## run A
==> flow/design.v (excerpt) <==
module ifft_top 
     (
         input   wire           clk           ,                 
         input   wire           rst           ,                 
		 input   wire           ifft_enable   ,                 
		 input   wire  [15:0]   in_0_real     ,                 
         input   wire  [15:0]   in_1_real     ,                 
         input   wire  [15:0]   in_2_real     ,                 
         input   wire  [15:0]   in_3_real     ,                 
         input   wire  [15:0]   in_4_real     ,                 
         input   wire  [15:0]   in_5_real     ,                 
         input   wire  [15:0]   in_6_real     ,                 
         input   wire  [15:0]   in_7_real     ,                 
         input   wire  [15:0]   in_8_real     ,                 
         input   wire  [15:0]   in_9_real     ,                 
         input   wire  [15:0]   in_10_real    ,                 
         input   wire  [15:0]   in_11_real    ,                 
		 input   wire  [15:0]   in_0_imag     ,                 
         input   wire  [15:0]   in_1_imag     ,                 
         input   wire  [15:0]   in_2_imag     ,                 
         input   wire  [15:0]   in_3_imag     ,                 
         input   wire  [15:0]   in_4_imag     ,                 
         input   wire  [15:0]   in_5_imag     ,                 
         input   wire  [15:0]   in_6_imag     ,                 
         input   wire  [15:0]   in_7_imag     ,                 
         input   wire  [15:0]   in_8_imag     ,                 
         input   wire  [15:0]   in_9_imag     ,                 
         input   wire  [15:0]   in_10_imag    ,                 
         input   wire  [15:0]   in_11_imag    ,                 
		 output  wire  [15:0]   ifft_out_real ,                 
		 output  wire  [15:0]   ifft_out_imag ,                 
		 output  wire           finish                          
     );
export LEC_CHECK = 0
export CAP_MARGIN = 20
export CORE_MARGIN = 2
export CORE_UTILIZATION = 44
export SLEW_MARGIN = 20
create_clock -name core_clock -period 11.7 [get_ports {clk}]
run.sh (not shown) runs the stock make flow with config.mk's settings and CLKGATE_MAP_FILE=.
Run A -> stages 100% | layout checks FAIL | setup timing
--- input diff run A..run B ---
# run A
export LEC_CHECK = 0
export CAP_MARGIN = 20
export CORE_MARGIN = 2
export CORE_UTILIZATION = 44
export SLEW_MARGIN = 20
create_clock -name core_clock -period 11.7 [get_ports {clk}]
# run B
export LEC_CHECK = 0
export CAP_MARGIN = 20
export CORE_MARGIN = 2
export CORE_UTILIZATION = 52
export CTS_CLUSTER_SIZE = 99
export SLEW_MARGIN = 20
create_clock -name core_clock -period 13.0 [get_ports {clk}]
Results
Run B ran in full, but the layout does not pass; the checks complain about setup timing. Comparing run A and run B, actual slew at the worst max-slew pin is lower on run B. Against run A, net switching power of the design in run B fell by a little under 10%. On number of stages on the worst hold path, run A tracks run B almost exactly. Between run A and run B, fraction of met3 tracks used by global routing is higher for run B, run A comes in under that. Total non-filler cell area in the finished layout shrinks slightly when moving from run A to run B. Run A and run B ended up with nearly the same multi-input combinational cell count.
#### Input delta (run C over run B)
# run B
export LEC_CHECK = 0
export CAP_MARGIN = 20
export CORE_MARGIN = 2
export CORE_UTILIZATION = 52
export CTS_CLUSTER_SIZE = 99
export SLEW_MARGIN = 20
create_clock -name core_clock -period 13.0 [get_ports {clk}]
# run C
export LEC_CHECK = 0
export CAP_MARGIN = 20
export CORE_MARGIN = 2
export CORE_UTILIZATION = 9
export SLEW_MARGIN = 20
create_clock -name core_clock -period 16.3 [get_ports {clk}]
Findings:
control_unit.current_state[2] as the launch point of the critical path was reported by run B, and control_unit.current_state[1] by run C.
[compare] base=run B new=run C: worst setup slack +600 ps, final clock period utilization by the worst path shrank by 3.9 points, final standard cell area without fillers picked up an extra about 5%, data arrival time of the critical path grew by 2050 ps.
Comparing run B and run C, the higher wire length the detailed router placed on met1 was measured on run C.
Taking run B as 1.0, run C lands at 0.80 on critical path depth.
Note that the final weighted congestion in routability-driven placement recorded for run B amounts to 1.14 times the value seen in run C.
Higher via count goes to run B over run C.
Run B and run C: one clean run, run C; the rest did not finish clean.
Maximum root-to-sink buffer count for run C: 1 up relative to run B
Register-to-register slack up 4350 ps in run C wrt run B
For run D, these inputs were changed with respect to run C:
# run C
export LEC_CHECK = 0
export CAP_MARGIN = 20
export CORE_MARGIN = 2
export CORE_UTILIZATION = 9
export SLEW_MARGIN = 20
create_clock -name core_clock -period 16.3 [get_ports {clk}]
# run D
export LEC_CHECK = 0
export CAP_MARGIN = 20
export CORE_MARGIN = 2
export CORE_UTILIZATION = 58
export SETUP_SLACK_MARGIN = 1.39
export SLEW_MARGIN = 20
create_clock -name core_clock -period 8.76 [get_ports {clk}]
==> results <==
- Complete run, failing final checks: run D, reason setup timing.
- Delta(sequential share of cell area, run D - run C) > 0
- ~same power share of the combinational group in run D and run C
- [run D] total instance count after detailed placement fell 9391 relative to run C
- On cell area, run D does better than run C.
- Max synthesis-to-finish area growth across run D and run C: run C
- Going from run C to run D, the utilization was found to have gone up by 62 points.
- Run D vs run C — via count rose 4493.
- Diff run C -> run D: quantity of hold-fixing buffers added after cts essentially unchanged, power dissipated in sequential cells now sits higher.

* * *

Starting RTL as in the previous note.
clock: 7.79 ns
lec_check: 0
abc_area: 1
cap_margin: 20
core_margin: 9
core_utilization: 40
cts_cluster_size: 49
gpl_timing_driven: 0
hold_slack_margin: 0.04
min_routing_layer: met1
place_density_lb_addon: 0.28
setup_slack_margin: 1.71
slew_margin: 20
The baseline finished but failed the layout checks on setup timing.
Then changed:
CORE_MARGIN = 5   (was 9)
TNS_END_PERCENT = 80   (was not set)
Outcome: The changed run finished with setup timing left; critical path depth went down by 1; power went up by 2.9%; worst setup slack improved by 250 ps; wire length went up by 0.74%; flip-flop count does not change; global-route usage went up by 1.6 points; worst hold slack stays flat; synthesized cell count does not change; maximum frequency went up by 2.2%; count of clock-buffer cells in the layout went down by 14.
Then changed:
ABC_AREA = not set   (was 1)
CORE_MARGIN = 2   (was 5)
CTS_CLUSTER_SIZE = not set   (was 49)
GPL_TIMING_DRIVEN = not set   (was 0)
HOLD_SLACK_MARGIN = not set   (was 0.04)
MIN_ROUTING_LAYER = not set   (was met1)
PLACE_DENSITY_LB_ADDON = not set   (was 0.28)
SETUP_SLACK_MARGIN = 1.77   (was 1.71)
TNS_END_PERCENT = not set   (was 80)
clock period = 13.5 ns   (was 7.79 ns; I/O delays follow)
After rerunning: Now the flow went through all stages and came out clean. Global-route usage is lower by 4.5 points. Flip-flop count stays the same. Utilization is lower by 2.0 points.
Then changed:
CORE_UTILIZATION = 68   (was 40)
SETUP_SLACK_MARGIN = not set   (was 1.77)
clock period = 9.08 ns   (was 13.5 ns; I/O delays follow)
=> Now the flow reached the layout checks and failed them: setup timing. Clock-buffer cell count went up by 4. Cell count decreases by 5.6%. Wire length increases by about 10%. Synthesized cell count is unchanged. Area after synthesis is unchanged.

* * *

== build 2 ==
ifft_top again, from the RTL that the note above started with.
clock: 7.48 ns
lec_check: 0
cap_margin: 20
core_margin: 2
core_utilization: 71
cts_cluster_size: 54
max_routing_layer: met4
setup_slack_margin: -0.51
slew_margin: 20
Build 2: it failed during global routing, and the tool reported GRT-0232.
For build 30, these inputs were changed with respect to build 2:
# build 2
export LEC_CHECK = 0
export CAP_MARGIN = 20
export CORE_MARGIN = 2
export CORE_UTILIZATION = 71
export CTS_CLUSTER_SIZE = 54
export MAX_ROUTING_LAYER = met4
export SETUP_SLACK_MARGIN = -0.51
export SLEW_MARGIN = 20
create_clock -name core_clock -period 7.48 [get_ports {clk}]
# build 30
export LEC_CHECK = 0
export CAP_MARGIN = 20
export CORE_MARGIN = 2
export CORE_UTILIZATION = 40
export SLEW_MARGIN = 20
create_clock -name core_clock -period 13.5 [get_ports {clk}]
--- outcome ---
Out of build 30 and build 2, the only run to close with the timing, design-rule and antenna checks passing was build 30.
Seen in the log of build 2: GRT-0232 during global routing, after which the run never completed.
Post-synthesis xor/xnor area fraction: build 2 vs build 30 identical
Comparing build 2 against build 30, there is no change at all in count of hold-fix buffers inserted at cts.
On build 30: cell area reported after detailed placement is about 4.3% lower than what build 2 gave.
Synthesized area per cell across build 30 and build 2: no real change.
From build 2 to build 30 the numbers moved as follows: number of buffers added by the clock tree synthesis step rose by about 1.8%; cell area after synthesis stayed essentially flat.
Diff build 2 -> build 30: floorplan die width moved up, worst slack after detailed placement moved up, post-synthesis chip area from yosys level, die extent in y moved up.
Changes in build 79 relative to build 30:
# build 30
export LEC_CHECK = 0
export CAP_MARGIN = 20
export CORE_MARGIN = 2
export CORE_UTILIZATION = 40
export SLEW_MARGIN = 20
create_clock -name core_clock -period 13.5 [get_ports {clk}]
# build 79
export LEC_CHECK = 0
export ABC_AREA = 1
export CAP_MARGIN = 20
export CORE_MARGIN = 2
export CORE_UTILIZATION = 68
export CTS_CLUSTER_DIAMETER = 373
export SLEW_MARGIN = 20
create_clock -name core_clock -period 6.77 [get_ports {clk}]
Build 30 finished end to end and its layout was clean on timing, DRC and antenna. Completing all stages was not enough for build 79: its layout failed the final checks because of negative setup slack. Final clock period utilization by the worst path: build 79 vs build 30 up 70 points. Build 79: final total power higher than build 30. Build 79: register-to-register path setup slack lower than build 30. Area of the mapped netlist | build 79 above build 30. Build 79 vs build 30 — final cell count without fillers climbed by a little under 10%.

* * *

== juniper ==
Starting RTL as in the previous note.
export LEC_CHECK = 0
export CAP_MARGIN = 20
export CELL_PAD_IN_SITES_GLOBAL_PLACEMENT = 0
export CORE_ASPECT_RATIO = 1.12
export CORE_MARGIN = 2
export CORE_UTILIZATION = 58
export CTS_CLUSTER_SIZE = 61
export GPL_ROUTABILITY_DRIVEN = 0
export GPL_TIMING_DRIVEN = 1
export MAX_ROUTING_LAYER = met5
export MIN_ROUTING_LAYER = met1
export PLACE_DENSITY = 0.42
export SETUP_SLACK_MARGIN = 2.65
export SLEW_MARGIN = 15
export TNS_END_PERCENT = 100
create_clock -name core_clock -period 18.2 [get_ports {clk}]
Inputs modified between juniper and indigo:
- CAP_MARGIN: 20 -> 0
- TNS_END_PERCENT: 100 -> 40
- PLACE_DENSITY: 0.42 -> unset
- PLACE_DENSITY_LB_ADDON: unset -> 0.01
- CTS_CLUSTER_SIZE: 61 -> 65
- GPL_ROUTABILITY_DRIVEN: 0 -> 1
- CORE_UTILIZATION: 58 -> 70
- CORE_ASPECT_RATIO: 1.12 -> 0.77
- the clock period (ns, I/O delays scaled along): 18.2 -> 9.01
- indigo completed end to end; final checks failed (negative setup slack).
- Comparing indigo against juniper, there is no change at all in sequential share of the synthesized area.
- Compared with juniper, indigo shows total placed instance area that has gone up by a little under 10%.
- Via count on indigo is up relative to juniper.
- Relative to juniper, the area growth from synthesis to layout of indigo is higher by 9.6 points.
- Looking at worst hold-check slack, indigo sits 0.027 ns higher than juniper does.
- Via count normalized by instance count: indigo > juniper
Input changes introduced in tundra (baseline for comparison: indigo):
- clearing MAX_ROUTING_LAYER, which used to be met5
- swapping 0 for 20 in CAP_MARGIN
- swapping 65 for 54 in CTS_CLUSTER_SIZE
- clearing CELL_PAD_IN_SITES_GLOBAL_PLACEMENT, which used to be 0
- clearing MIN_ROUTING_LAYER, which used to be met1
- clearing GPL_TIMING_DRIVEN, which used to be 1
- swapping 70 for 71 in CORE_UTILIZATION
- swapping 2.65 for 3.84 in SETUP_SLACK_MARGIN
- clearing GPL_ROUTABILITY_DRIVEN, which used to be 1
- clearing CORE_ASPECT_RATIO, which used to be 0.77
- swapping 15 for 20 in SLEW_MARGIN
- swapping 9.01 for 13.0 in the clock period (ns, I/O delays scaled along)
Notes after the runs:
Number of cells in the finished layout apart from fillers went down by a few percent going from indigo to tundra. tundra ended with more biggest fanout along the worst timing path than indigo. tundra does worse than indigo on routed wire length. tundra: flow complete, layout not clean; failing: negative setup slack.
#### Input delta (violet over tundra)
- SETUP_SLACK_MARGIN: 3.84 -> -0.21
- MAX_ROUTING_LAYER: unset -> met4
- TNS_END_PERCENT: 40 -> unset
- PLACE_DENSITY_LB_ADDON: 0.01 -> unset
- the clock period (ns, I/O delays scaled along): 13.0 -> 10.1
## What came out
Comparing tundra against violet, there is no change at all in fraction of registers with async set/reset. Between violet and tundra, the count of state elements after synthesis does not differ in any meaningful way. The flow ran to completion for all of tundra and violet but violet, which stopped partway. Status: violet FAILED at 5_1_grt (tool error). To summarise tundra: no stage aborted, but the layout did not pass its checks, failing on negative setup slack. In violet, the instance area at placement came out about 2.5% above the value in tundra. ~same H-tree level count in tundra and violet. Re number of buffers added for setup after CTS: tundra and violet aren't equal, and the higher value belongs to tundra. The run showing the greater count of instances resized after the clock tree is built is tundra. From tundra to violet, count of boundary I/O pins did not move at all.
For lagoon, these inputs were changed with respect to violet:
- CORE_UTILIZATION changed from 71 to 40
- SETUP_SLACK_MARGIN removed (was -0.21)
- CTS_CLUSTER_SIZE removed (was 54)
- MAX_ROUTING_LAYER removed (was met4)
- the clock period (ns, I/O delays scaled along) changed from 10.1 to 15.6
==> comparison <==
Both conditions hold for lagoon: the flow ran to the end and the final layout passed the timing, design-rule and antenna checks.
lagoon has full die area above what violet had.
On core footprint: lagoon sits above violet.
On starting density of the core: lagoon sits below violet.
Inputs modified between lagoon and raven:
- CORE_UTILIZATION now 62, was 40
- the clock period (ns, I/O delays scaled along) now 15.1, was 15.6
[summary]
raven finished end to end and its layout was clean on timing, DRC and antenna. Relative to lagoon, the sequential share of layout area of raven is higher by 0.20 points. The number of DRC violations after detailed-routing iteration 0 in raven sits 24% above the value recorded for lagoon. raven ends up with a global-route usage that is 14 points higher than in lagoon.
Power and IR drop assume default switching activity.
